### flow/config.mk
export PLATFORM = sky130hd
export DESIGN_NAME = RandomNumberGenerator
export DESIGN_NICKNAME = RandomNumberGenerator
export VERILOG_FILES = /design/flow/design.v
export SDC_FILE = /design/flow/constraint.sdc
export NUM_CORES = 4
export LEC_CHECK = 0
export CAP_MARGIN = 20
export CORE_MARGIN = 2
export CORE_UTILIZATION = 71
export HOLD_SLACK_MARGIN = -0.05
export PLACE_DENSITY = 0.35
export SLEW_MARGIN = 20
### flow/constraint.sdc
create_clock -name core_clock -period 5.24 [get_ports {clk}]
set_input_delay 1.0480 -clock core_clock [delete_from_list [all_inputs] [get_ports {clk}]]
set_output_delay 1.0480 -clock core_clock [all_outputs]
set_load 0.01 [all_outputs]
### flow/design.v
module RandomNumberGenerator(clk, rst, load, key_x, seed_r, seed_g, seed_b, Rout, Gout, Bout, Key_ready);
    input wire clk;
    input wire rst;
    input wire load;                  
    input wire [15:0] key_x;          
    input wire [15:0] seed_r;         
    input wire [15:0] seed_g;
    input wire [15:0] seed_b;
    output reg [7:0] Rout;
    output reg [7:0] Gout;
    output reg [7:0] Bout;
    output reg Key_ready;
    wire Rout_bit;
    wire Gout_bit;
    wire Bout_bit;
    reg[15:0] Rlfsr;
    reg[15:0] Glfsr;
    reg[15:0] Blfsr;
    reg [2:0] bit_count;
    wire Rfeedback_lfsr;
    wire Gfeedback_lfsr;
    wire Bfeedback_lfsr;
    wire Rout_lfsr;
    wire Gout_lfsr;
    wire Bout_lfsr;
    reg signed [15:0] x; 
    reg signed [31:0] x_square; 
    reg signed [31:0] x_mult;  
    reg signed [15:0] x_next;
    wire out_chaotic;
    assign Rfeedback_lfsr = Rlfsr[15] ^ Rlfsr[13] ^ Rlfsr[12] ^ Rlfsr[10]; 
    assign Gfeedback_lfsr = Glfsr[15] ^ Glfsr[13] ^ Glfsr[12] ^ Glfsr[10]; 
    assign Bfeedback_lfsr = Blfsr[15] ^ Blfsr[13] ^ Blfsr[12] ^ Blfsr[10]; 
    assign Rout_lfsr = Rlfsr[15];
    assign Gout_lfsr = Glfsr[15];
    assign Bout_lfsr = Blfsr[15];
    assign out_chaotic = x_next[15];
    assign Rout_bit = Rout_lfsr ^ out_chaotic;
    assign Gout_bit = Gout_lfsr ^ out_chaotic;
    assign Bout_bit = Bout_lfsr ^ out_chaotic;
    always @(posedge clk or posedge rst) begin
        if (rst) begin
            Rlfsr <= 16'b0000000000000001;
            Glfsr <= 16'b0000000000000010;
            Blfsr <= 16'b0000000000000011;
            x <= 16'sh7EF0;                          
            Rout <= 8'b0;
            Gout <= 8'b0;
            Bout <= 8'b0;
            Key_ready <= 0;
            bit_count <=0;
            x_square <= 0;
            x_next <= 0;
            x_mult <= 0;
        end
        else if (load) begin
            Rlfsr <= seed_r;
            Glfsr <= seed_g;
            Blfsr <= seed_b;
            x <= key_x;
            Rout <= 8'b0;
            Gout <= 8'b0;
            Bout <= 8'b0;
            Key_ready <= 0;
            bit_count <=0;
            x_square <= 0;
            x_next <= 0;
            x_mult <= 0;
        end
        else begin
            Rlfsr <= {Rlfsr[14:0], Rfeedback_lfsr};
            Glfsr <= {Glfsr[14:0], Gfeedback_lfsr};
            Blfsr <= {Blfsr[14:0], Bfeedback_lfsr};
            Rout <= {Rout[6:0], Rout_bit};
            Gout <= {Gout[6:0], Gout_bit};
            Bout <= {Bout[6:0], Bout_bit};
            if (bit_count == 3'd7) begin
                Key_ready <= 1;   
                bit_count <= 0;
            end 
            else begin
                Key_ready <= 0;
                bit_count <= bit_count + 1;
            end
            x_square <= x * x;                        
            x_mult <= x_square <<< 1;                 
            x_next <= 16'sh7FFF - x_mult[30:15];      
            x <= x_next;
        end
    end
endmodule
### flow/run.sh
#!/bin/bash
# the make line also repeats each setting of config.mk as NAME=value (left out here)
make -C /OpenROAD-flow-scripts/flow DESIGN_CONFIG=/design/flow/config.mk WORK_HOME=/design/flow/orfs CLKGATE_MAP_FILE= finish
==> flow_summary.json, run 1 <==
{
  "firstDrtPassIters": 6,
  "clkLatencyLatePin_ns": 0.44,
  "post-dp-hpwl_um": 23480,
  "mux_area_share_pct": 5.598,
  "ys_types": 43,
  "cp-endpoint": "x_square[28]",
  "xor_share_pct": 2.679,
  "vias": 10394,
  "nets": 1837,
  "drc": 0,
  "ys_area_um2": 13080,
  "die_h_um": 139.7,
  "ctsRootBufferMaster": "clkbuf_16",
  "startpoint": "x[14]",
  "setup_viol": 16,
  "slew_violations": 0,
  "cts.path.max_buffers": 2,
  "grt_overflow": 0,
  "cts_tree": "done",
  "ctsHoldBuffers": 0,
  "synth_warnings": 1,
  "numClockSinks": 140,
  "fin_crit_sh_pct": 120.3,
  "edf_count": 0,
  "yosysCellCount": 1217,
  "fmax_mhz": 158.7,
  "synth_async_sr_flop_share_pct": 100.0,
  "hold_violations": 0,
  "arrival_ns": 6.61,
  "cp_data_required_time_ns": 5.55,
  "min_path_cells": 1,
  "areaGrowthSynthToFinish_pct": 27.78,
  "ff2ff_setup_slack_ns": -1.06,
  "h-tree-depth": 4,
  "worstHoldEndpoint": "x_next[4]",
  "maxCapViolCount": 0,
  "warnings": 35,
  "synth.most_common_cell": "inv_1",
  "r2r-end": "x_square[28]",
  "ys_sh_aoi_pct": 2.833,
  "reg2reg_depth": 19,
  "adder_share_pct": 42.28,
  "io_buffers": 91,
  "min_path_type": "flip-flop to flip-flop",
  "crit_family": "adder cells",
  "relSlewSlack_pct": 33.78,
  "ys_seq_share_pct": 26.93,
  "cp.depth": 19,
  "wl_per_cell_um": 25.66,
  "fp_nets": 1592,
  "utilization_pct": 92.69,
  "synth_flops": 140,
  "whs_ns": 0.3820,
  "diodes": 0,
  "synthTopCellsByCount": "313 x inv_1, 223 x fa_1, 126 x dfrtp_1, 85 x ha_1, 79 x nand2_1",
  "fin_cells": 1704,
  "skew_ns": 0.01373,
  "fin_crit_ns": 6.302,
  "cts_buffers": 17,
  "critPathLaunchType": "flip-flop",
  "crit_type": "flip-flop to flip-flop",
  "rsz0062_at_grt": "yes",
  "dp.cells": 1641,
  "simple_gate_share_pct": 9.608,
  "logic_family": "adder cells",
  "cp.buffers_inverters": 4,
  "grt_pass1_vias": 11366,
  "area_leaders": "fa_1 34%, dfrtp_1 24%, inv_1 9.0%, ha_1 8.1%, mux2_2 5.5%",
  "die_area_um2": 19520,
  "so_faults": "negative setup slack",
  "cp_slowest_cell": "fa_1",
  "fin_ws_ns": -1.062,
  "grt.total_usage_pct": 40.15,
  "initCoreUtil_pct": 72.54,
  "syn-instance-count": 1217,
  "status": "failed layout checks",
  "coreArea_um2": 18020,
  "tightest_slew_ns": 0.9933,
  "yosys.area.top_type": "fa_1",
  "crit_path_end_kind": "flip-flop",
  "syn-cell-area_um2": 13080,
  "rows": 49,
  "totalWireLength_um": 43730,
  "regToRegStartpoint": "x[14]",
  "clk_pin_slew_worst_paths_ns": 0.07,
  "ant_nets": 0,
  "critPathMaxFanout": 5,
  "grt_max_degree": 90,
  "top_area_share_pct": 34.14,
  "holdCritStartpoint": "x_mult[19]",
  "crit_chain": "and2_4 -> inv_1 -> fa_1 -> inv_1 -> fa_2 -> fa_1 -> fa_2 -> fa_1 -> inv_1 -> fa_1 -> inv_1 -> ha_4 -> a21oi_2 -> o21ai_1 -> a22o_1 -> a21oi_4 -> a211oi_4 -> o41ai_4 -> mux2_4",
  "ff_type": "dfrtp_1",
  "grt_pass1_wl_um": 59660,
  "die-width_um": 139.7,
  "critPathMaxStageDelay_ns": 0.69,
  "drt_iter0_drc": 951,
  "antenna_found_initial": 0,
  "io_pins": 92,
  "via_per_inst": 6.100,
  "place.gp.congestion": 0.9164,
  "avgSynthCellArea_um2": 10.74
}
area by class of cell:
type	instances	area, µm²
clock inverters	15	152.6
fillers	606	1318
repair buffers	263	2352
clock buffers	17	425.4
well taps	229	286.5
multi-input cells	726	8778
inverters	314	1187
flip-flops and latches	140	3525
what timing repair did:
item,in CTS,in global routing
cloned,0,0
endpoints found under the setup margin,16,16
pin swaps,32,42
setup buffers,24,10
gates resized,68,48
metal layers:
metal | GRT usage [%] | vias up | routed length [µm]
met4 | 24.00 | 0 | 4285
met1 | 45.58 | 5114 | 13650
met5 | 0 | - | 0
met2 | 70.32 | 822 | 21870
li1 | - | 4077 | -
met3 | 8.087 | 381 | 3928
stage by stage:
stage	setup TNS [ns]	instance area (µm²)	setup WS, ns
4_1_cts	-6.858	16400	-0.6847
2_1_floorplan	-2.268	13310	-0.4242
5_1_grt	-13.54	16710	-1.103
6_report	-12.47	16710	-1.062
3_3_place_gp	-6.150	15370	-0.6259
3_5_place_dp	-7.652	15370	-0.7538
==> inputs of run 2 (changes only) <==
- CORE_UTILIZATION: 71 -> 72
- CTS_CLUSTER_DIAMETER: unset -> 318
- CTS_CLUSTER_SIZE: unset -> 23
- HOLD_SLACK_MARGIN: -0.05 -> -0.09
- PLACE_DENSITY: 0.35 -> 0.8
- clock period: 5.24 -> 5.94 ns (I/O delays scaled with it)
==> flow_summary.json, run 2 <==
{
  "drt_iter0_drc": 732,
  "cp_slowest_cell": "dfstp_2",
  "critPathMaxFanout": 4,
  "startpoint": "x[7]",
  "cp_data_required_time_ns": 6.25,
  "grt_pass1_vias": 10432,
  "maxCapViolCount": 0,
  "ys_types": 43,
  "hold_violations": 0,
  "ys_sh_aoi_pct": 2.833,
  "warnings": 32,
  "ff_type": "dfrtp_1",
  "final.setup.tns_ns": -0.2439,
  "fp_nets": 1592,
  "adder_share_pct": 42.28,
  "ys_area_um2": 13080,
  "syn-cell-area_um2": 13080,
  "xor_share_pct": 2.679,
  "cts.path.max_buffers": 2,
  "post-dp-hpwl_um": 23400,
  "cp.depth": 19,
  "crit_family": "adder cells",
  "grt_overflow": 0,
  "io_buffers": 91,
  "edf_count": 0,
  "holdCritStartpoint": "x_mult[25]",
  "grt_pass1_wl_um": 51670,
  "arrival_ns": 6.37,
  "cts_tree": "done",
  "syn-instance-count": 1217,
  "fin_ws_ns": -0.1267,
  "logic_family": "adder cells",
  "rows": 49,
  "initCoreUtil_pct": 73.04,
  "cts_buffers": 17,
  "mux_area_share_pct": 5.598,
  "yosys.area.top_type": "fa_1",
  "areaGrowthSynthToFinish_pct": 22.92,
  "min_path_cells": 1,
  "ff2ff_setup_slack_ns": -0.13,
  "numClockSinks": 140,
  "worstHoldEndpoint": "x_next[10]",
  "cp.buffers_inverters": 4,
  "vias": 9197,
  "coreArea_um2": 17900,
  "crit_chain": "buf_6 -> nand2_2 -> fa_1 -> fa_1 -> inv_1 -> fa_1 -> fa_1 -> fa_1 -> inv_2 -> fa_1 -> inv_2 -> ha_4 -> a21oi_2 -> o21ai_2 -> a22o_1 -> a21oi_4 -> a211oi_4 -> o41ai_2 -> mux2_1",
  "diodes": 0,
  "place.gp.congestion": 0.8995,
  "totalWireLength_um": 32920,
  "grt.total_usage_pct": 34.70,
  "setup_viol": 5,
  "grt_max_degree": 100,
  "simple_gate_share_pct": 9.608,
  "ctsHoldBuffers": 0,
  "synthTopCellsByCount": "313 x inv_1, 223 x fa_1, 126 x dfrtp_1, 85 x ha_1, 79 x nand2_1",
  "min_path_type": "flip-flop to flip-flop",
  "fmax_mhz": 164.8,
  "synth_async_sr_flop_share_pct": 100.0,
  "via_per_inst": 5.564,
  "area_leaders": "fa_1 34%, dfrtp_1 24%, inv_1 9.0%, ha_1 8.1%, mux2_2 5.5%",
  "fin_crit_sh_pct": 102.1,
  "crit_path_end_kind": "flip-flop",
  "status": "failed layout checks",
  "utilization_pct": 89.78,
  "critPathMaxStageDelay_ns": 0.68,
  "fin_crit_ns": 6.067,
  "ant_nets": 0,
  "die_area_um2": 19250,
  "clk_pin_slew_worst_paths_ns": 0.06,
  "tightest_slew_ns": 0.8914,
  "relSlewSlack_pct": 40.57,
  "avgSynthCellArea_um2": 10.74,
  "cp-endpoint": "x_square[28]",
  "ctsRootBufferMaster": "clkbuf_16",
  "drc": 0,
  "yosysCellCount": 1217,
  "firstDrtPassIters": 5,
  "io_pins": 92,
  "crit_type": "flip-flop to flip-flop",
  "so_faults": "negative setup slack",
  "die-width_um": 138.8,
  "skew_ns": 0.009852,
  "synth_flops": 140,
  "synth.most_common_cell": "inv_1",
  "wl_per_cell_um": 19.91,
  "antenna_found_initial": 0,
  "die_h_um": 138.8,
  "h-tree-depth": 4,
  "critPathLaunchType": "flip-flop",
  "nets": 1786,
  "slew_violations": 0,
  "r2r-end": "x_square[28]",
  "rsz0062_at_grt": "yes",
  "top_area_share_pct": 34.14,
  "ys_seq_share_pct": 26.93,
  "regToRegStartpoint": "x[7]",
  "cpMostUsedCell": "fa_1",
  "reg2reg_depth": 19,
  "synth_warnings": 1,
  "clkLatencyLatePin_ns": 0.43
}
==> run 2: layout make-up <==
| type | instances | area (µm²) |
|---|---|---|
| Clock buffer | 18 | 439.2 |
| Timing Repair Buffer | 212 | 1892 |
| Clock inverter | 14 | 158.9 |
| Sequential cell | 140 | 3526 |
| Multi-Input combinational cell | 726 | 8574 |
| Fill cell | 767 | 1831 |
| Tap cell | 229 | 286.5 |
| Inverter | 314 | 1195 |
==> run 2: through the flow <==
step | hold WS [ns] | area (µm²) | instances | setup WS [ns]
2_1_floorplan | 0.3730 | 13080 | 1217 | 0.002971
3_3_place_gp | 0.3738 | 14830 | 1587 | -0.1598
3_5_place_dp | 0.3757 | 14830 | 1587 | -0.2314
4_1_cts | 0.3843 | 15800 | 1640 | -0.03226
5_1_grt | 0.3917 | 16070 | 1653 | -0.2372
6_report | 0.3849 | 16070 | 1653 | -0.1267
==> run 2: metal layers <==
metal / global-route usage, % / routed length [µm] / vias to the layer above
met4: 16.27 / 1787 / 0
met1: 42.30 / 11760 / 4638
li1: - / - / 3968
met3: 6.664 / 2117 / 161
met2: 60.33 / 17250 / 430
met5: 0 / 0 / -
==> run 2: timing repair <==
item / in CTS / in global routing
resized: 49 / 51
setup buffers: 21 / 14
setup endpoints to repair: 10 / 12
pin swaps: 32 / 27
==> inputs of run 3 (changes only) <==
- ABC_AREA: unset -> 0
- CELL_PAD_IN_SITES_GLOBAL_PLACEMENT: unset -> 1
- CORE_ASPECT_RATIO: unset -> 1.73
- CORE_UTILIZATION: 72 -> 40
- CTS_CLUSTER_DIAMETER: 318 -> unset
- CTS_CLUSTER_SIZE: 23 -> 56
- GPL_TIMING_DRIVEN: unset -> 0
- HOLD_SLACK_MARGIN: -0.09 -> unset
- MAX_ROUTING_LAYER: unset -> met4
- PLACE_DENSITY: 0.8 -> unset
- SETUP_SLACK_MARGIN: unset -> 0.34
- TNS_END_PERCENT: unset -> 50
- clock period: 5.94 -> 8.11 ns (I/O delays scaled with it)
==> flow_summary.json, run 3 <==
{
  "status": "timing/DRC/antenna clean",
  "final.setup.tns_ns": 0,
  "worstHoldEndpoint": "x_next[10]",
  "drc": 0,
  "adder_share_pct": 42.28,
  "syn-instance-count": 1217,
  "tightest_slew_ns": 0.9066,
  "areaGrowthSynthToFinish_pct": 15.62,
  "final_area_um2": 15120,
  "die_h_um": 241.8,
  "min_path_cells": 1,
  "ff_type": "dfrtp_1",
  "clkLatencyLatePin_ns": 0.44,
  "grtUsageMet3_pct": 2.832,
  "ys_area_um2": 13080,
  "skew_ns": 0.01005,
  "rsz0062_at_grt": "no",
  "critPathLaunchType": "flip-flop",
  "dpl_cell_area_um2": 14510,
  "crit_type": "flip-flop to flip-flop",
  "reg2reg_depth": 20,
  "postCtsSetupBuffers": 0,
  "crit_path_end_kind": "flip-flop",
  "cp_data_required_time_ns": 8.41,
  "cpMostUsedCell": "fa_1",
  "holdCritStartpoint": "x_mult[25]",
  "vias": 8279,
  "slew_violations": 0,
  "relSlewSlack_pct": 39.56,
  "met1_usage_pct": 21.55,
  "grt_overflow": 0,
  "dp.cells": 1708,
  "r2r-end": "x_square[29]",
  "ff2ff_setup_slack_ns": 0.90,
  "totalWireLength_um": 33220,
  "synth_async_sr_flop_share_pct": 100.0,
  "edf_count": 0,
  "cp.buffers_inverters": 5,
  "setup_viol": 0,
  "numClockSinks": 140,
  "grt.total_usage_pct": 21.88,
  "yosys.area.top_type": "fa_1",
  "firstDrtPassIters": 4,
  "warnings": 32,
  "wl_per_cell_um": 19.10,
  "antenna_found_initial": 0,
  "h-tree-depth": 4,
  "fin_crit_sh_pct": 88.89,
  "area_leaders": "fa_1 34%, dfrtp_1 24%, inv_1 9.0%, ha_1 8.1%, mux2_2 5.5%",
  "io_buffers": 90,
  "mux_area_share_pct": 5.598,
  "ys_types": 43,
  "crit_chain": "clkbuf_1 -> clkbuf_1 -> nand2_1 -> fa_1 -> fa_1 -> fa_1 -> fa_1 -> inv_1 -> fa_1 -> inv_1 -> fa_1 -> inv_1 -> ha_1 -> nand2_1 -> o21ai_0 -> a22o_1 -> a21oi_2 -> a21o_1 -> o21ai_0 -> mux2_2",
  "rows": 87,
  "cp.depth": 20,
  "cp-endpoint": "x_square[29]",
  "synth_warnings": 1,
  "logic_family": "adder cells",
  "arrival_ns": 7.51,
  "initCoreUtil_pct": 40.31,
  "io_pins": 92,
  "top_area_share_pct": 34.14,
  "avgSynthCellArea_um2": 10.74,
  "grt_pass1_wl_um": 53580,
  "yosysCellCount": 1217,
  "ys_sh_aoi_pct": 2.833,
  "xor_share_pct": 2.679,
  "grt_pass1_vias": 9744,
  "synth.most_common_cell": "inv_1",
  "cp_slowest_cell": "dfstp_2",
  "hold_violations": 0,
  "die-width_um": 141.5,
  "place.gp.congestion": 0.8639,
  "die_area_um2": 34200,
  "critPathMaxFanout": 10,
  "via_per_inst": 4.761,
  "simple_gate_share_pct": 9.608,
  "min_path_type": "flip-flop to flip-flop",
  "top_usage_layer": "met2",
  "use_met2_pct": 42.33,
  "critPathMaxStageDelay_ns": 0.58,
  "fin_cells": 1739,
  "ctsRootBufferMaster": "clkbuf_16",
  "cts.path.max_buffers": 2,
  "whs_ns": 0.3821,
  "cts_buffers": 17,
  "crit_family": "adder cells",
  "ys_seq_share_pct": 26.93,
  "startpoint": "x[4]",
  "nets": 1701,
  "synth_flops": 140,
  "syn-cell-area_um2": 13080,
  "fmax_mhz": 138.7,
  "fp_nets": 1592,
  "coreArea_um2": 32440,
  "grt_max_degree": 107,
  "synthTopCellsByCount": "313 x inv_1, 223 x fa_1, 126 x dfrtp_1, 85 x ha_1, 79 x nand2_1",
  "maxCapViolCount": 0,
  "drt_iter0_drc": 272,
  "ant_nets": 0,
  "fin_crit_ns": 7.209,
  "clk_pin_slew_worst_paths_ns": 0.06,
  "post-dp-hpwl_um": 28310,
  "regToRegStartpoint": "x[4]",
  "diodes": 0,
  "cts_tree": "done"
}
run 3: layer usage:
metal  share of wire, %  wire [µm]
met1                 33      10980
met5                  0          0
met4                4.3       1419
met3                2.2        723
met2                 60      20090
run 3: area by class of cell:
| class | instances | area, µm² |
|---|---|---|
| buffer | 36 | 136.4 |
| clock buffer | 20 | 456.7 |
| clock inverter | 12 | 151.4 |
| fill | 3098 | 17320 |
| inverter | 314 | 1186 |
| multi-input combinational | 726 | 8237 |
| sequential | 140 | 3521 |
| tap | 400 | 500.5 |
| timing repair buffer | 91 | 928.4 |
run 3: repair_timing:
| item | in CTS | in global routing |
|---|---|---|
| gates resized | 0 | 2 |
| endpoints found under the setup margin | 0 | 3 |
| hold buffers | 0 | 0 |
run 3: stage by stage:
step | util [%] | setup slack [ns]
floorplan | - | 2.027
global placement | 44.63 | 0.5487
detailed placement | 44.74 | 0.4606
CTS | 46.61 | 0.4059
global route | 46.60 | 0.4498
finish | 46.60 | 0.9010
==> inputs of run 4 (changes only) <==
- ABC_AREA: 0 -> unset
- CELL_PAD_IN_SITES_GLOBAL_PLACEMENT: 1 -> unset
- CORE_ASPECT_RATIO: 1.73 -> unset
- CTS_CLUSTER_DIAMETER: unset -> 204
- CTS_CLUSTER_SIZE: 56 -> 100
- GPL_ROUTABILITY_DRIVEN: unset -> 0
- GPL_TIMING_DRIVEN: 0 -> unset
- MAX_ROUTING_LAYER: met4 -> unset
- SETUP_SLACK_MARGIN: 0.34 -> unset
- TNS_END_PERCENT: 50 -> 20
- clock period: 8.11 -> 10.0 ns (I/O delays scaled with it)
==> flow_summary.json, run 4 <==
{
  "setup_viol": 0,
  "crit_chain": "inv_1 -> nor2_1 -> fa_1 -> inv_1 -> fa_1 -> inv_1 -> fa_1 -> fa_1 -> fa_1 -> fa_1 -> ha_1 -> and3_1 -> a22o_1 -> a21oi_2 -> a211oi_4 -> o41ai_2 -> mux2_1",
  "utilization_pct": 46.34,
  "fp_nets": 1592,
  "nets": 1667,
  "ff_type": "dfrtp_1",
  "holdCritStartpoint": "x_mult[17]",
  "synth_flops": 140,
  "wl_per_cell_um": 15.36,
  "ant_nets": 0,
  "critPathLaunchType": "flip-flop",
  "fin_crit_sh_pct": 68.08,
  "die-width_um": 184.8,
  "cts_tree": "done",
  "crit_type": "flip-flop to flip-flop",
  "yosys.area.top_type": "fa_1",
  "cpMostUsedCell": "fa_1",
  "skew_ns": 0.01160,
  "synth_async_sr_flop_share_pct": 100.0,
  "relSlewSlack_pct": 37.25,
  "drt_iter0_drc": 480,
  "cp.buffers_inverters": 3,
  "simple_gate_share_pct": 9.608,
  "reg2reg_depth": 17,
  "clk_pin_slew_worst_paths_ns": 0.07,
  "top_area_share_pct": 34.14,
  "r2r-end": "x_square[28]",
  "mux_area_share_pct": 5.598,
  "postCtsSetupBuffers": 0,
  "initCoreUtil_pct": 40.39,
  "io_buffers": 91,
  "min_path_cells": 1,
  "vias": 7940,
  "via_per_inst": 4.542,
  "status": "timing/DRC/antenna clean",
  "crit_path_end_kind": "flip-flop",
  "drc": 0,
  "coreArea_um2": 32370,
  "critPathMaxStageDelay_ns": 0.76,
  "ys_seq_share_pct": 26.93,
  "numClockSinks": 140,
  "ctsHoldBuffers": 0,
  "whs_ns": 0.3861,
  "critPathMaxFanout": 16,
  "fin_crit_ns": 6.808,
  "warnings": 30,
  "maxCapViolCount": 0,
  "edf_count": 0,
  "yosysCellCount": 1217,
  "grt_pass1_vias": 8893,
  "synth_warnings": 1,
  "cp_slowest_cell": "fa_1",
  "min_path_type": "flip-flop to flip-flop",
  "worstHoldEndpoint": "x_next[2]",
  "xor_share_pct": 2.679,
  "die_area_um2": 34150,
  "ys_types": 43,
  "post-dp-hpwl_um": 21700,
  "hold_violations": 0,
  "dpl_cell_area_um2": 14420,
  "grt.total_usage_pct": 17.38,
  "synth.most_common_cell": "inv_1",
  "h-tree-depth": 4,
  "antenna_found_initial": 1,
  "ys_sh_aoi_pct": 2.833,
  "grt_overflow": 0,
  "crit_family": "adder cells",
  "cts.path.max_buffers": 2,
  "arrival_ns": 7.10,
  "syn-instance-count": 1217,
  "grt_pass1_wl_um": 45770,
  "startpoint": "x[15]",
  "slew_violations": 0,
  "areaGrowthSynthToFinish_pct": 14.72,
  "die_h_um": 184.8,
  "rsz0062_at_grt": "no",
  "firstDrtPassIters": 4,
  "postCtsResizedCells": 0,
  "rows": 66,
  "tightest_slew_ns": 0.9412,
  "ff2ff_setup_slack_ns": 3.19,
  "area_leaders": "fa_1 34%, dfrtp_1 24%, inv_1 9.0%, ha_1 8.1%, mux2_2 5.5%",
  "final.setup.tns_ns": 0,
  "syn-cell-area_um2": 13080,
  "logic_family": "adder cells",
  "totalWireLength_um": 26860,
  "clkLatencyLatePin_ns": 0.42,
  "cp_data_required_time_ns": 10.29,
  "grt_max_degree": 79,
  "ys_area_um2": 13080,
  "final_area_um2": 15000,
  "synthTopCellsByCount": "313 x inv_1, 223 x fa_1, 126 x dfrtp_1, 85 x ha_1, 79 x nand2_1",
  "avgSynthCellArea_um2": 10.74,
  "cp-endpoint": "x_square[28]",
  "fmax_mhz": 146.9,
  "regToRegStartpoint": "x[15]",
  "io_pins": 92,
  "ctsRootBufferMaster": "clkbuf_16",
  "adder_share_pct": 42.28,
  "cts_buffers": 17,
  "cp.depth": 17
}
-- run 4: cell type report --
class / count / area [µm²]
inverter: 314 / 1184
clock buffer: 19 / 442.9
clock inverter: 13 / 136.4
multi-input combinational: 726 / 8237
sequential: 140 / 3521
tap: 442 / 553.0
timing repair buffer: 93 / 923.4
antenna: 1 / 2.502
fill: 3057 / 17370
-- run 4: metrics by stage --
| step | worst slack [ns] | instances |
|---|---|---|
| 2_1_floorplan | 3.917 | 1217 |
| 3_3_place_gp | 3.338 | 1715 |
| 3_5_place_dp | 3.202 | 1715 |
| 4_1_cts | 3.135 | 1747 |
| 5_1_grt | 2.842 | 1747 |
| 6_report | 3.192 | 1748 |
-- run 4: per-layer routing --
| metal | share of wire, % | vias up | GRT usage, % |
|---|---|---|---|
| li1 | - | 3731 | - |
| met1 | 44 | 3995 | 23.35 |
| met2 | 48 | 171 | 28.19 |
| met3 | 5.4 | 43 | 3.952 |
| met4 | 2.3 | 0 | 5.238 |
| met5 | 0 | - | 0 |
==> inputs of run 5 (changes only) <==
- ABC_AREA: unset -> 1
- CORE_ASPECT_RATIO: unset -> 0.5
- CTS_CLUSTER_DIAMETER: 204 -> 362
- CTS_CLUSTER_SIZE: 100 -> 99
- GPL_ROUTABILITY_DRIVEN: 0 -> unset
- HOLD_SLACK_MARGIN: unset -> 0.29
- PLACE_DENSITY_LB_ADDON: unset -> 0.28
- SETUP_SLACK_MARGIN: unset -> -0.99
==> flow_summary.json, run 5 <==
{
  "status": "timing/DRC/antenna clean",
  "r2r-end": "x_square[28]",
  "firstDrtPassIters": 5,
  "regToRegStartpoint": "x[1]",
  "setup_viol": 0,
  "simple_gate_share_pct": 17.84,
  "xor_share_pct": 1.373,
  "synth_warnings": 1,
  "cp.depth": 20,
  "die_h_um": 136.5,
  "worstHoldEndpoint": "x_next[11]",
  "holdCritStartpoint": "x_mult[26]",
  "crit_chain": "nand2_1 -> inv_1 -> fa_1 -> inv_1 -> fa_1 -> inv_1 -> fa_1 -> fa_1 -> inv_1 -> fa_1 -> inv_1 -> fa_1 -> ha_1 -> inv_1 -> o21bai_1 -> or2_0 -> a21oi_1 -> nand3_1 -> o21ai_0 -> nor2_1",
  "avgSynthCellArea_um2": 8.355,
  "synth_flops": 140,
  "io_pins": 92,
  "vias": 9993,
  "antenna_found_initial": 0,
  "numClockSinks": 140,
  "adder_share_pct": 39.38,
  "synthTopCellsByCount": "453 x inv_1, 452 x nand2_1, 223 x fa_1, 127 x nor2_1, 126 x dfrtp_1",
  "slew_violations": 0,
  "reg2reg_depth": 20,
  "fill_cells": 3394,
  "maxCapViolCount": 0,
  "ff2ff_setup_slack_ns": 3.82,
  "crit_path_end_kind": "flip-flop",
  "die_area_um2": 36690,
  "ys_seq_share_pct": 25.08,
  "diodes": 0,
  "final_area_um2": 15960,
  "clk_pin_slew_worst_paths_ns": 0.07,
  "synth_async_sr_flop_share_pct": 100.0,
  "syn-cell-area_um2": 14040,
  "dpl_cell_area_um2": 15380,
  "edf_count": 0,
  "tightest_slew_ns": 0.9424,
  "post-dp-hpwl_um": 24160,
  "final.setup.tns_ns": 0,
  "fin_crit_sh_pct": 61.78,
  "postCtsSetupBuffers": 0,
  "cts_buffers": 17,
  "cp_slowest_cell": "fa_1",
  "ant_nets": 0,
  "rsz0062_at_grt": "no",
  "logic_family": "adder cells",
  "cp_data_required_time_ns": 10.32,
  "relSlewSlack_pct": 37.17,
  "fin_cells": 2232,
  "startpoint": "x[1]",
  "h-tree-depth": 4,
  "io_buffers": 91,
  "min_path_type": "flip-flop to flip-flop",
  "min_path_cells": 1,
  "drc": 0,
  "area_leaders": "fa_1 32%, dfrtp_1 22%, inv_1 12%, nand2_1 12%, ha_1 7.6%",
  "arrival_ns": 6.49,
  "syn-instance-count": 1680,
  "cp.buffers_inverters": 6,
  "drt_iter0_drc": 503,
  "fin_crit_ns": 6.178,
  "grt_pass1_wl_um": 52740,
  "ff_type": "dfrtp_1",
  "cts_tree": "done",
  "via_per_inst": 4.477,
  "yosys.area.top_type": "fa_1",
  "rows": 48,
  "critPathMaxStageDelay_ns": 0.78,
  "fmax_mhz": 161.9,
  "ys_sh_aoi_pct": 2.728,
  "critPathMaxFanout": 18,
  "warnings": 30,
  "ys_area_um2": 14040,
  "top_area_share_pct": 31.81,
  "clkLatencyLatePin_ns": 0.42,
  "initCoreUtil_pct": 40.64,
  "crit_family": "adder cells",
  "wl_per_cell_um": 13.70,
  "grt_overflow": 0,
  "totalWireLength_um": 30570,
  "fp_nets": 2055,
  "hold_violations": 0,
  "nets": 2119,
  "coreArea_um2": 34530,
  "critPathLaunchType": "flip-flop",
  "postCtsResizedCells": 0,
  "place.gp.congestion": 0.8701,
  "ys_types": 35,
  "grt.total_usage_pct": 18.37,
  "mux_area_share_pct": 0,
  "cts.path.max_buffers": 2,
  "skew_ns": 0.01040,
  "grt_pass1_vias": 10526,
  "crit_type": "flip-flop to flip-flop",
  "whs_ns": 0.3804,
  "ctsHoldBuffers": 0,
  "cp-endpoint": "x_square[28]",
  "ctsRootBufferMaster": "clkbuf_16",
  "synth.most_common_cell": "inv_1",
  "die-width_um": 268.9,
  "areaGrowthSynthToFinish_pct": 13.73,
  "yosysCellCount": 1680,
  "grt_max_degree": 74,
  "dp.cells": 2200
}
[run 5: per-layer routing]
layer / track usage, % / up-vias / wire length [µm]
li1: - / 4897 / -
met1: 26.46 / 4872 / 14700
met2: 29.73 / 198 / 14070
met3: 2.644 / 26 / 1444
met4: 3.642 / 0 / 357
met5: 0 / - / 0
[run 5: through the flow]
| step | worst slack [ns] | util (%) |
|---|---|---|
| 2_1_floorplan | 4.270 | - |
| 3_3_place_gp | 3.914 | 44.54 |
| 3_5_place_dp | 3.798 | 44.54 |
| 4_1_cts | 3.799 | 46.22 |
| 5_1_grt | 3.349 | 46.22 |
| 6_report | 3.822 | 46.22 |
[run 5: final cells by class]
type	count	area [µm²]	area share [%]
Timing Repair Buffer	96	945.9	5.926
Clock inverter	14	152.6	0.9563
Inverter	455	1713	10.73
Clock buffer	18	429.2	2.689
Sequential cell	140	3521	22.06
Multi-Input combinational cell	1034	8607	53.92
Tap cell	475	594.3	3.723
==> inputs of run 6 (changes only) <==
- CORE_ASPECT_RATIO: 0.5 -> unset
- CORE_UTILIZATION: 40 -> 72
- CTS_CLUSTER_DIAMETER: 362 -> 233
- CTS_CLUSTER_SIZE: 99 -> 37
- HOLD_SLACK_MARGIN: 0.29 -> -0.08
- PLACE_DENSITY_LB_ADDON: 0.28 -> 0.26
- SETUP_SLACK_MARGIN: -0.99 -> unset
- TNS_END_PERCENT: 20 -> unset
- clock period: 10.0 -> 5.24 ns (I/O delays scaled with it)
==> flow_summary.json, run 6 <==
{
  "adder_share_pct": 39.38,
  "fp_nets": 2055,
  "coreArea_um2": 19270,
  "area_leaders": "fa_1 32%, dfrtp_1 22%, inv_1 12%, nand2_1 12%, ha_1 7.6%",
  "post-dp-hpwl_um": 29310,
  "rows": 51,
  "io_pins": 92,
  "synth_async_sr_flop_share_pct": 100.0,
  "synth_flops": 140,
  "xor_share_pct": 1.373,
  "grt_overflow": 57,
  "ys_seq_share_pct": 25.08,
  "ff_type": "dfrtp_1",
  "error_line": "[ERROR GRT-0232] Routing congestion too high. Check the congestion heatmap in the GUI.",
  "top_area_share_pct": 31.81,
  "h-tree-depth": 4,
  "place.gp.congestion": 1.001,
  "cts_buffers": 17,
  "io_buffers": 91,
  "mux_area_share_pct": 0,
  "dp.cells": 2125,
  "ys_types": 35,
  "yosys.area.top_type": "fa_1",
  "die_h_um": 143.6,
  "status": "stopped before the end",
  "synthTopCellsByCount": "453 x inv_1, 452 x nand2_1, 223 x fa_1, 127 x nor2_1, 126 x dfrtp_1",
  "avgSynthCellArea_um2": 8.355,
  "syn-cell-area_um2": 14040,
  "synth_warnings": 1,
  "die_area_um2": 20630,
  "logic_family": "adder cells",
  "synth.most_common_cell": "inv_1",
  "cts.path.max_buffers": 2,
  "grt.total_usage_pct": 79.40,
  "edf_count": 0,
  "ys_sh_aoi_pct": 2.728,
  "dpl_cell_area_um2": 16280,
  "syn-instance-count": 1680,
  "numClockSinks": 140,
  "ctsRootBufferMaster": "clkbuf_16",
  "yosysCellCount": 1680,
  "ys_area_um2": 14040,
  "die-width_um": 143.6,
  "simple_gate_share_pct": 17.84,
  "initCoreUtil_pct": 72.83,
  "failed_stage": "global routing (5_1_grt)"
}
[run 6: what timing repair did]
action | in CTS
cloned | 1
setup endpoints to repair | 16
gates resized | 132
pin swaps | 56
setup buffers | 27
hold buffers | 0
[run 6: per-layer routing]
| metal | overflow | GRT usage [%] |
|---|---|---|
| met5 | 1 | 40.10 |
| met4 | 25 | 78.43 |
| met3 | 0 | 69.38 |
| met1 | 1 | 76.83 |
| met2 | 30 | 94.14 |
[run 6: metrics by stage]
step	hold WS [ns]	utilization, %	setup slack [ns]
floorplan	0.3730	-	-0.03810
global placement	0.3749	84.50	-0.4196
detailed placement	0.3756	84.50	-0.4994
CTS	0.3908	91.66	-0.2428
==> inputs of run 7 (changes only) <==
- ABC_AREA: 1 -> 0
- CELL_PAD_IN_SITES_GLOBAL_PLACEMENT: unset -> 1
- CORE_UTILIZATION: 72 -> 40
- CTS_CLUSTER_DIAMETER: 233 -> unset
- CTS_CLUSTER_SIZE: 37 -> 56
- GPL_TIMING_DRIVEN: unset -> 0
- HOLD_SLACK_MARGIN: -0.08 -> -0.02
- MAX_ROUTING_LAYER: unset -> met4
- PLACE_DENSITY_LB_ADDON: 0.26 -> unset
- SETUP_SLACK_MARGIN: unset -> 0.34
- TNS_END_PERCENT: unset -> 50
- clock period: 5.24 -> 4.03 ns (I/O delays scaled with it)
==> flow_summary.json, run 7 <==
{
  "final_area_um2": 16440,
  "coreArea_um2": 32370,
  "rows": 66,
  "crit_path_end_kind": "flip-flop",
  "cts_tree": "done",
  "critPathLaunchType": "flip-flop",
  "fin_crit_ns": 6.033,
  "synth_warnings": 1,
  "r2r-end": "x_square[28]",
  "top_area_share_pct": 34.14,
  "setup_viol": 16,
  "post-dp-hpwl_um": 25720,
  "simple_gate_share_pct": 9.608,
  "cpMostUsedCell": "fa_1",
  "crit_family": "adder cells",
  "met1_usage_pct": 28.16,
  "fmax_mhz": 165.8,
  "critPathMaxStageDelay_ns": 0.69,
  "nets": 1756,
  "rsz0062_at_grt": "yes",
  "place.gp.congestion": 0.7930,
  "grt_pass1_wl_um": 52880,
  "clk_pin_slew_worst_paths_ns": 0.07,
  "grt_max_degree": 33,
  "skew_ns": 0.008943,
  "tightest_slew_ns": 0.9239,
  "min_path_type": "flip-flop to flip-flop",
  "slew_violations": 0,
  "vias": 8377,
  "use_met2_pct": 35.10,
  "worstHoldEndpoint": "x_next[1]",
  "fin_ws_ns": -2.003,
  "grt_pass1_vias": 9427,
  "cp.depth": 20,
  "warnings": 33,
  "area_leaders": "fa_1 34%, dfrtp_1 24%, inv_1 9.0%, ha_1 8.1%, mux2_2 5.5%",
  "initCoreUtil_pct": 40.39,
  "grt.total_usage_pct": 21.27,
  "numClockSinks": 140,
  "xor_share_pct": 2.679,
  "ys_sh_aoi_pct": 2.833,
  "ctsRootBufferMaster": "clkbuf_16",
  "synth_flops": 140,
  "regToRegStartpoint": "x[9]",
  "die-width_um": 184.8,
  "arrival_ns": 6.33,
  "startpoint": "x[9]",
  "utilization_pct": 50.80,
  "hold_violations": 0,
  "syn-cell-area_um2": 13080,
  "cts_buffers": 17,
  "via_per_inst": 4.563,
  "adder_share_pct": 42.28,
  "cp-endpoint": "x_square[28]",
  "synthTopCellsByCount": "313 x inv_1, 223 x fa_1, 126 x dfrtp_1, 85 x ha_1, 79 x nand2_1",
  "crit_chain": "buf_6 -> buf_12 -> and2_1 -> ha_1 -> xnor2_2 -> fa_1 -> fa_1 -> fa_1 -> fa_1 -> inv_1 -> fa_1 -> inv_1 -> ha_4 -> a21oi_1 -> o21ai_1 -> a22o_1 -> a21oi_4 -> a211oi_4 -> o41ai_2 -> mux2_1",
  "drc": 0,
  "wl_per_cell_um": 17.42,
  "final.setup.tns_ns": -29.09,
  "logic_family": "adder cells",
  "crit_type": "flip-flop to flip-flop",
  "h-tree-depth": 4,
  "mux_area_share_pct": 5.598,
  "ff_type": "dfrtp_1",
  "syn-instance-count": 1217,
  "diodes": 0,
  "grtUsageMet3_pct": 3.126,
  "reg2reg_depth": 20,
  "ys_seq_share_pct": 26.93,
  "synth.most_common_cell": "inv_1",
  "io_buffers": 90,
  "ctsHoldBuffers": 0,
  "status": "failed layout checks",
  "maxCapViolCount": 0,
  "relSlewSlack_pct": 38.40,
  "cp_slowest_cell": "dfstp_4",
  "totalWireLength_um": 31980,
  "cp.buffers_inverters": 4,
  "ys_area_um2": 13080,
  "fp_nets": 1592,
  "fin_cells": 1836,
  "whs_ns": 0.3837,
  "yosys.area.top_type": "fa_1",
  "holdCritStartpoint": "x_mult[16]",
  "critPathMaxFanout": 5,
  "drt_iter0_drc": 257,
  "ff2ff_setup_slack_ns": -2.00,
  "fin_crit_sh_pct": 149.7,
  "yosysCellCount": 1217,
  "top_usage_layer": "met2",
  "firstDrtPassIters": 4,
  "ant_nets": 0,
  "dpl_cell_area_um2": 14870,
  "die_h_um": 184.8,
  "areaGrowthSynthToFinish_pct": 25.77,
  "die_area_um2": 34150,
  "io_pins": 92,
  "dp.cells": 1754,
  "edf_count": 0,
  "clkLatencyLatePin_ns": 0.42,
  "ys_types": 43,
  "cp_data_required_time_ns": 4.33,
  "avgSynthCellArea_um2": 10.74,
  "antenna_found_initial": 0,
  "grt_overflow": 0,
  "so_faults": "negative setup slack",
  "cts.path.max_buffers": 2,
  "synth_async_sr_flop_share_pct": 100.0,
  "place_ws_ns": -2.459,
  "min_path_cells": 1
}
==> run 7: timing repair <==
action | 4_1_cts | 5_1_grt
pin swaps | 32 | 47
endpoints found under the setup margin | 16 | 16
buffers inserted | 40 | 10
gates resized | 74 | 33
hold endpoints to repair | 0 | 0
==> run 7: layout make-up <==
class                   count  area [µm²]
plain buffers              37       412.9
clock buffers              18       439.2
clock inverters            14       197.7
fillers                  3038       15930
inverters                 314        1189
multi-input cells         726        8652
flip-flops and latches    140        3532
well taps                 442       553.0
repair buffers            145        1469
==> run 7: layer usage <==
metal,up-vias,part of all wire [%]
met4,0,1.5
li1,3911,-
met2,134,50
met1,4311,45
met5,-,0
met3,21,3.9
==> inputs of run 8 (changes only) <==
- CELL_PAD_IN_SITES_DETAIL_PLACEMENT: unset -> 0
- CORE_ASPECT_RATIO: unset -> 0.62
- CORE_UTILIZATION: 40 -> 57
- CTS_CLUSTER_SIZE: 56 -> unset
- GPL_ROUTABILITY_DRIVEN: unset -> 1
- GPL_TIMING_DRIVEN: 0 -> 1
- HOLD_SLACK_MARGIN: -0.02 -> unset
- MAX_ROUTING_LAYER: met4 -> met5
- MIN_ROUTING_LAYER: unset -> met1
- PLACE_DENSITY: unset -> 0.78
- SETUP_SLACK_MARGIN: 0.34 -> unset
- TNS_END_PERCENT: 50 -> 100
- clock period: 4.03 -> 5.94 ns (I/O delays scaled with it)
==> flow_summary.json, run 8 <==
{
  "status": "timing/DRC/antenna clean",
  "cts_buffers": 17,
  "ys_seq_share_pct": 26.93,
  "initCoreUtil_pct": 58.28,
  "critPathMaxStageDelay_ns": 0.65,
  "r2r-end": "x_square[28]",
  "arrival_ns": 6.18,
  "min_path_type": "flip-flop to flip-flop",
  "worstHoldEndpoint": "x_next[0]",
  "io_buffers": 91,
  "ant_nets": 0,
  "yosys.area.top_type": "fa_1",
  "min_path_cells": 1,
  "rows": 43,
  "coreArea_um2": 22440,
  "wl_per_cell_um": 16.70,
  "ys_types": 43,
  "cts_tree": "done",
  "ctsRootBufferMaster": "clkbuf_16",
  "ff2ff_setup_slack_ns": 0.06,
  "firstDrtPassIters": 4,
  "crit_chain": "buf_4 -> nand2_1 -> fa_1 -> inv_2 -> fa_1 -> fa_1 -> fa_1 -> fa_1 -> inv_1 -> fa_1 -> inv_1 -> ha_4 -> a21oi_2 -> o21ai_4 -> a22o_1 -> a21oi_4 -> a211oi_4 -> o41ai_2 -> mux2_1",
  "h-tree-depth": 4,
  "fin_crit_ns": 5.882,
  "vias": 8440,
  "reg2reg_depth": 19,
  "final.setup.tns_ns": 0,
  "place.gp.congestion": 0.8630,
  "startpoint": "x[12]",
  "critPathLaunchType": "flip-flop",
  "ys_sh_aoi_pct": 2.833,
  "cpMostUsedCell": "fa_1",
  "cts.path.max_buffers": 2,
  "grt.total_usage_pct": 25.97,
  "via_per_inst": 4.927,
  "synth_async_sr_flop_share_pct": 100.0,
  "totalWireLength_um": 28600,
  "ctsHoldBuffers": 0,
  "ys_area_um2": 13080,
  "tightest_slew_ns": 0.9267,
  "die_area_um2": 24200,
  "fp_nets": 1592,
  "fin_crit_sh_pct": 99.02,
  "io_pins": 92,
  "crit_family": "adder cells",
  "die-width_um": 196.4,
  "drc": 0,
  "numClockSinks": 140,
  "slew_violations": 0,
  "cp-endpoint": "x_square[28]",
  "setup_viol": 0,
  "area_leaders": "fa_1 34%, dfrtp_1 24%, inv_1 9.0%, ha_1 8.1%, mux2_2 5.5%",
  "antenna_found_initial": 1,
  "crit_path_end_kind": "flip-flop",
  "post-dp-hpwl_um": 23110,
  "critPathMaxFanout": 5,
  "mux_area_share_pct": 5.598,
  "cp_data_required_time_ns": 6.24,
  "grt_pass1_vias": 9060,
  "adder_share_pct": 42.28,
  "hold_violations": 0,
  "grt_max_degree": 103,
  "dp.cells": 1663,
  "crit_type": "flip-flop to flip-flop",
  "simple_gate_share_pct": 9.608,
  "top_area_share_pct": 34.14,
  "fin_cells": 1713,
  "skew_ns": 0.008652,
  "warnings": 35,
  "regToRegStartpoint": "x[12]",
  "synth_flops": 140,
  "clkLatencyLatePin_ns": 0.42,
  "logic_family": "adder cells",
  "ff_type": "dfrtp_1",
  "grt_overflow": 0,
  "edf_count": 0,
  "areaGrowthSynthToFinish_pct": 23.72,
  "cp_slowest_cell": "dfstp_2",
  "clk_pin_slew_worst_paths_ns": 0.07,
  "syn-instance-count": 1217,
  "fmax_mhz": 170.0,
  "drt_iter0_drc": 427,
  "nets": 1783,
  "syn-cell-area_um2": 13080,
  "synth_warnings": 1,
  "rsz0062_at_grt": "yes",
  "avgSynthCellArea_um2": 10.74,
  "grt_pass1_wl_um": 47380,
  "holdCritStartpoint": "x_mult[15]",
  "die_h_um": 123.3,
  "synthTopCellsByCount": "313 x inv_1, 223 x fa_1, 126 x dfrtp_1, 85 x ha_1, 79 x nand2_1",
  "maxCapViolCount": 0,
  "relSlewSlack_pct": 38.22,
  "xor_share_pct": 2.679,
  "diodes": 0,
  "cp.buffers_inverters": 4,
  "cp.depth": 19,
  "yosysCellCount": 1217,
  "synth.most_common_cell": "inv_1"
}
[run 8: stage by stage]
| stage | hold slack (ns) | setup slack, ns | area [µm²] | utilization [%] |
|---|---|---|---|---|
| floorplan | 0.3730 | 0.002971 | 13080 | - |
| global placement | 0.3745 | -0.4581 | 15040 | 67.04 |
| detailed placement | 0.3779 | -0.5016 | 15040 | 67.04 |
| CTS | 0.3887 | -0.005340 | 15880 | 70.80 |
| global route | 0.3953 | -0.09064 | 16180 | 72.10 |
| finish | 0.3867 | 0.05829 | 16180 | 72.10 |
[run 8: per-layer routing]
layer / up-vias / GRT usage [%] / part of all wire, %
met5: - / 0 / 0
met4: 0 / 5.208 / 1.1
met3: 24 / 5.483 / 4.8
met2: 162 / 38.74 / 45
met1: 4278 / 39.69 / 50
li1: 3976 / - / -
[run 8: layout make-up]
class                      count  area, µm²
clock buffer                  18      439.2
clock inverter                14      175.2
fill                        1655       6259
inverter                     314       1187
multi-input combinational    726       8558
sequential                   140       3522
tap                          292      365.4
timing repair buffer         209       1929
[run 8: repair_timing]
action,CTS,global route
endpoints found under the setup margin,13,12
pin swaps,18,19
resized,31,70
buffers inserted,10,9
==> inputs of run 9 (changes only) <==
- ABC_AREA: 0 -> 1
- CAP_MARGIN: 20 -> 0
- CELL_PAD_IN_SITES_DETAIL_PLACEMENT: 0 -> unset
- CELL_PAD_IN_SITES_GLOBAL_PLACEMENT: 1 -> unset
- CORE_ASPECT_RATIO: 0.62 -> 0.5
- CORE_UTILIZATION: 57 -> 40
- CTS_CLUSTER_DIAMETER: unset -> 362
- CTS_CLUSTER_SIZE: unset -> 99
- GPL_ROUTABILITY_DRIVEN: 1 -> unset
- GPL_TIMING_DRIVEN: 1 -> unset
- HOLD_SLACK_MARGIN: unset -> -0.09
- MAX_ROUTING_LAYER: met5 -> unset
- MIN_ROUTING_LAYER: met1 -> unset
- PLACE_DENSITY: 0.78 -> 0.75
- TNS_END_PERCENT: 100 -> 20
- clock period: 5.94 -> 10.0 ns (I/O delays scaled with it)
==> flow_summary.json, run 9 <==
{
  "top_area_share_pct": 31.81,
  "cp.buffers_inverters": 3,
  "startpoint": "x[1]",
  "grt.total_usage_pct": 18.55,
  "cp_data_required_time_ns": 10.31,
  "cp_slowest_cell": "fa_1",
  "place_ws_ns": 3.763,
  "cts_tree": "done",
  "syn-instance-count": 1680,
  "wl_per_cell_um": 13.91,
  "postCtsSetupBuffers": 0,
  "syn-cell-area_um2": 14040,
  "synth_warnings": 1,
  "fmax_mhz": 158.5,
  "via_per_inst": 4.539,
  "ys_area_um2": 14040,
  "clkLatencyLatePin_ns": 0.42,
  "synth.most_common_cell": "inv_1",
  "crit_path_end_kind": "flip-flop",
  "final_area_um2": 15980,
  "ff_type": "dfrtp_1",
  "worstHoldEndpoint": "x_next[2]",
  "cts.path.max_buffers": 2,
  "initCoreUtil_pct": 40.64,
  "tightest_slew_ns": 0.9610,
  "critPathMaxStageDelay_ns": 0.79,
  "hold_violations": 0,
  "grt_overflow": 0,
  "synth_flops": 140,
  "firstDrtPassIters": 5,
  "fin_ws_ns": 3.690,
  "drc": 0,
  "die-width_um": 268.9,
  "mux_area_share_pct": 0,
  "ctsHoldBuffers": 0,
  "ctsRootBufferMaster": "clkbuf_16",
  "avgSynthCellArea_um2": 8.355,
  "grt_max_degree": 102,
  "fin_cells": 2230,
  "fin_crit_sh_pct": 63.10,
  "warnings": 32,
  "dp.cells": 2198,
  "die_area_um2": 36690,
  "edf_count": 0,
  "simple_gate_share_pct": 17.84,
  "reg2reg_depth": 20,
  "xor_share_pct": 1.373,
  "yosysCellCount": 1680,
  "drt_iter0_drc": 699,
  "ys_seq_share_pct": 25.08,
  "rsz0062_at_grt": "no",
  "ant_nets": 0,
  "slew_violations": 0,
  "antenna_found_initial": 0,
  "numClockSinks": 140,
  "nets": 2117,
  "dpl_cell_area_um2": 15370,
  "crit_chain": "nand2_1 -> inv_1 -> fa_1 -> inv_1 -> fa_1 -> inv_1 -> fa_1 -> fa_1 -> fa_1 -> fa_1 -> ha_1 -> a21o_1 -> nand2_1 -> nand2_1 -> a21oi_1 -> nand2_1 -> nor2_1 -> nand3_1 -> nand2_1 -> nor2_1",
  "grt_pass1_wl_um": 53330,
  "crit_family": "adder cells",
  "r2r-end": "x_square[29]",
  "fin_crit_ns": 6.310,
  "crit_type": "flip-flop to flip-flop",
  "io_buffers": 91,
  "cp.depth": 20,
  "relSlewSlack_pct": 35.94,
  "diodes": 0,
  "die_h_um": 136.5,
  "h-tree-depth": 4,
  "critPathLaunchType": "flip-flop",
  "cts_buffers": 17,
  "setup_viol": 0,
  "areaGrowthSynthToFinish_pct": 13.83,
  "holdCritStartpoint": "x_mult[17]",
  "place.gp.congestion": 0.9121,
  "cp-endpoint": "x_square[29]",
  "critPathMaxFanout": 18,
  "arrival_ns": 6.62,
  "grt_pass1_vias": 10665,
  "adder_share_pct": 39.38,
  "cpMostUsedCell": "fa_1",
  "regToRegStartpoint": "x[1]",
  "skew_ns": 0.008277,
  "vias": 10123,
  "min_path_type": "flip-flop to flip-flop",
  "maxCapViolCount": 0,
  "synthTopCellsByCount": "453 x inv_1, 452 x nand2_1, 223 x fa_1, 127 x nor2_1, 126 x dfrtp_1",
  "postCtsResizedCells": 0,
  "ff2ff_setup_slack_ns": 3.69,
  "final.setup.tns_ns": 0,
  "logic_family": "adder cells",
  "ys_types": 35,
  "post-dp-hpwl_um": 24580,
  "ys_sh_aoi_pct": 2.728,
  "rows": 48,
  "io_pins": 92,
  "min_path_cells": 1,
  "status": "timing/DRC/antenna clean",
  "clk_pin_slew_worst_paths_ns": 0.06,
  "yosys.area.top_type": "fa_1",
  "totalWireLength_um": 31020,
  "coreArea_um2": 34530,
  "synth_async_sr_flop_share_pct": 100.0,
  "fp_nets": 2055,
  "area_leaders": "fa_1 32%, dfrtp_1 22%, inv_1 12%, nand2_1 12%, ha_1 7.6%"
}
## run 9: per-stage QoR
| step | hold slack (ns) | util [%] |
|---|---|---|
| after floorplan | 0.3730 | - |
| after global placement | 0.3754 | 44.50 |
| after detailed placement | 0.3790 | 44.50 |
| after CTS | 0.3814 | 46.26 |
| after global routing | 0.3980 | 46.26 |
| final | 0.3808 | 46.26 |
## run 9: metal layers
metal  vias up  wire (µm)  GRT usage (%)  share of wire [%]
met5         -          0              0                  0
met4         0        519          4.506                1.7
met3        36       1874          3.152                6.0
met2       268      14320          30.15                 46
met1      4931      14310          25.98                 46
li1       4888          -              -                  -
## run 9: area by class of cell
type,count,area (µm²)
clock buffer,19,442.9
clock inverter,13,167.7
fill,3306,18560
inverter,455,1713
multi-input combinational,1034,8607
sequential,140,3521
tap,475,594.3
timing repair buffer,94,930.9
==> inputs of run 10 (changes only) <==
- CAP_MARGIN: 0 -> 20
- CORE_ASPECT_RATIO: 0.5 -> unset
- CORE_UTILIZATION: 40 -> 52
- CTS_CLUSTER_DIAMETER: 362 -> unset
- CTS_CLUSTER_SIZE: 99 -> unset
- HOLD_SLACK_MARGIN: -0.09 -> unset
- PLACE_DENSITY: 0.75 -> unset
- TNS_END_PERCENT: 20 -> unset
- clock period: 10.0 -> 7.42 ns (I/O delays scaled with it)
==> flow_summary.json, run 10 <==
{
  "utilization_pct": 59.24,
  "totalWireLength_um": 30320,
  "area_leaders": "fa_1 32%, dfrtp_1 22%, inv_1 12%, nand2_1 12%, ha_1 7.6%",
  "grt_pass1_wl_um": 53290,
  "regToRegStartpoint": "x[15]",
  "fin_crit_ns": 6.280,
  "fin_cells": 2099,
  "cp_data_required_time_ns": 7.73,
  "ant_nets": 0,
  "diodes": 0,
  "cts.path.max_buffers": 2,
  "status": "timing/DRC/antenna clean",
  "critPathLaunchType": "flip-flop",
  "hold_violations": 0,
  "postCtsSetupBuffers": 0,
  "fmax_mhz": 159.2,
  "xor_share_pct": 1.373,
  "adder_share_pct": 39.38,
  "avgSynthCellArea_um2": 8.355,
  "coreArea_um2": 26730,
  "fin_crit_sh_pct": 84.64,
  "firstDrtPassIters": 5,
  "top_usage_layer": "met2",
  "simple_gate_share_pct": 17.84,
  "ff_type": "dfrtp_1",
  "relSlewSlack_pct": 46.05,
  "die-width_um": 168.3,
  "critPathMaxStageDelay_ns": 0.79,
  "io_buffers": 91,
  "synthTopCellsByCount": "453 x inv_1, 452 x nand2_1, 223 x fa_1, 127 x nor2_1, 126 x dfrtp_1",
  "grt_pass1_vias": 10625,
  "die_area_um2": 28320,
  "post-dp-hpwl_um": 24350,
  "cts_buffers": 17,
  "worstHoldEndpoint": "x_next[10]",
  "io_pins": 92,
  "holdCritStartpoint": "x_mult[25]",
  "edf_count": 0,
  "cts_tree": "done",
  "warnings": 30,
  "clkLatencyLatePin_ns": 0.42,
  "grt_overflow": 0,
  "whs_ns": 0.3819,
  "crit_type": "flip-flop to flip-flop",
  "min_path_cells": 1,
  "skew_ns": 0.01088,
  "grtUsageMet3_pct": 3.996,
  "postCtsResizedCells": 0,
  "rows": 60,
  "final_area_um2": 15830,
  "die_h_um": 168.3,
  "ctsRootBufferMaster": "clkbuf_16",
  "ctsHoldBuffers": 0,
  "grt_max_degree": 84,
  "vias": 9975,
  "synth_warnings": 1,
  "cp-endpoint": "x_square[25]",
  "r2r-end": "x_square[25]",
  "dpl_cell_area_um2": 15220,
  "nets": 2120,
  "ff2ff_setup_slack_ns": 1.14,
  "synth.most_common_cell": "inv_1",
  "rsz0062_at_grt": "no",
  "fp_nets": 2055,
  "cp.buffers_inverters": 5,
  "startpoint": "x[15]",
  "ys_area_um2": 14040,
  "ys_seq_share_pct": 25.08,
  "grt.total_usage_pct": 23.71,
  "drt_iter0_drc": 510,
  "maxCapViolCount": 0,
  "crit_chain": "nand2_1 -> inv_1 -> fa_1 -> inv_1 -> fa_1 -> inv_1 -> fa_1 -> fa_1 -> fa_1 -> fa_1 -> ha_1 -> nand2_1 -> inv_1 -> nand3_1 -> nor3_1 -> nand4_1 -> nand3_1 -> nand2_1 -> inv_1 -> nor2_1",
  "initCoreUtil_pct": 52.52,
  "synth_async_sr_flop_share_pct": 100.0,
  "fin_ws_ns": 1.140,
  "numClockSinks": 140,
  "logic_family": "adder cells",
  "antenna_found_initial": 0,
  "yosys.area.top_type": "fa_1",
  "use_met2_pct": 37.47,
  "dp.cells": 2067,
  "via_per_inst": 4.752,
  "synth_flops": 140,
  "final.setup.tns_ns": 0,
  "fill_cells": 2518,
  "syn-instance-count": 1680,
  "clk_pin_slew_worst_paths_ns": 0.07,
  "tightest_slew_ns": 0.8092,
  "crit_path_end_kind": "flip-flop",
  "yosysCellCount": 1680,
  "syn-cell-area_um2": 14040,
  "drc": 0,
  "reg2reg_depth": 20,
  "place_ws_ns": 1.128,
  "crit_family": "adder cells",
  "wl_per_cell_um": 14.45,
  "met1_usage_pct": 34.92,
  "place.gp.congestion": 0.8862,
  "areaGrowthSynthToFinish_pct": 12.80,
  "setup_viol": 0,
  "mux_area_share_pct": 0,
  "slew_violations": 0,
  "cp.depth": 20,
  "min_path_type": "flip-flop to flip-flop",
  "cp_slowest_cell": "fa_1",
  "critPathMaxFanout": 21,
  "cpMostUsedCell": "fa_1",
  "h-tree-depth": 4,
  "top_area_share_pct": 31.81,
  "ys_types": 35,
  "ys_sh_aoi_pct": 2.728,
  "arrival_ns": 6.59
}
run 10: metal layers:
metal  up-vias  share of wire [%]
li1       4898                  -
met1      4838                 48
met2       208                 46
met3        31                5.2
met4         0                1.2
met5         -                  0
run 10: area by class of cell:
| class | instances | area [µm²] | area share (%) |
|---|---|---|---|
| timing repair buffer | 97 | 953.4 | 6.022 |
| clock inverter | 15 | 186.4 | 1.177 |
| tap | 341 | 426.7 | 2.695 |
| multi-input combinational | 1034 | 8607 | 54.36 |
| inverter | 455 | 1713 | 10.82 |
| sequential | 140 | 3521 | 22.24 |
| clock buffer | 17 | 425.4 | 2.687 |
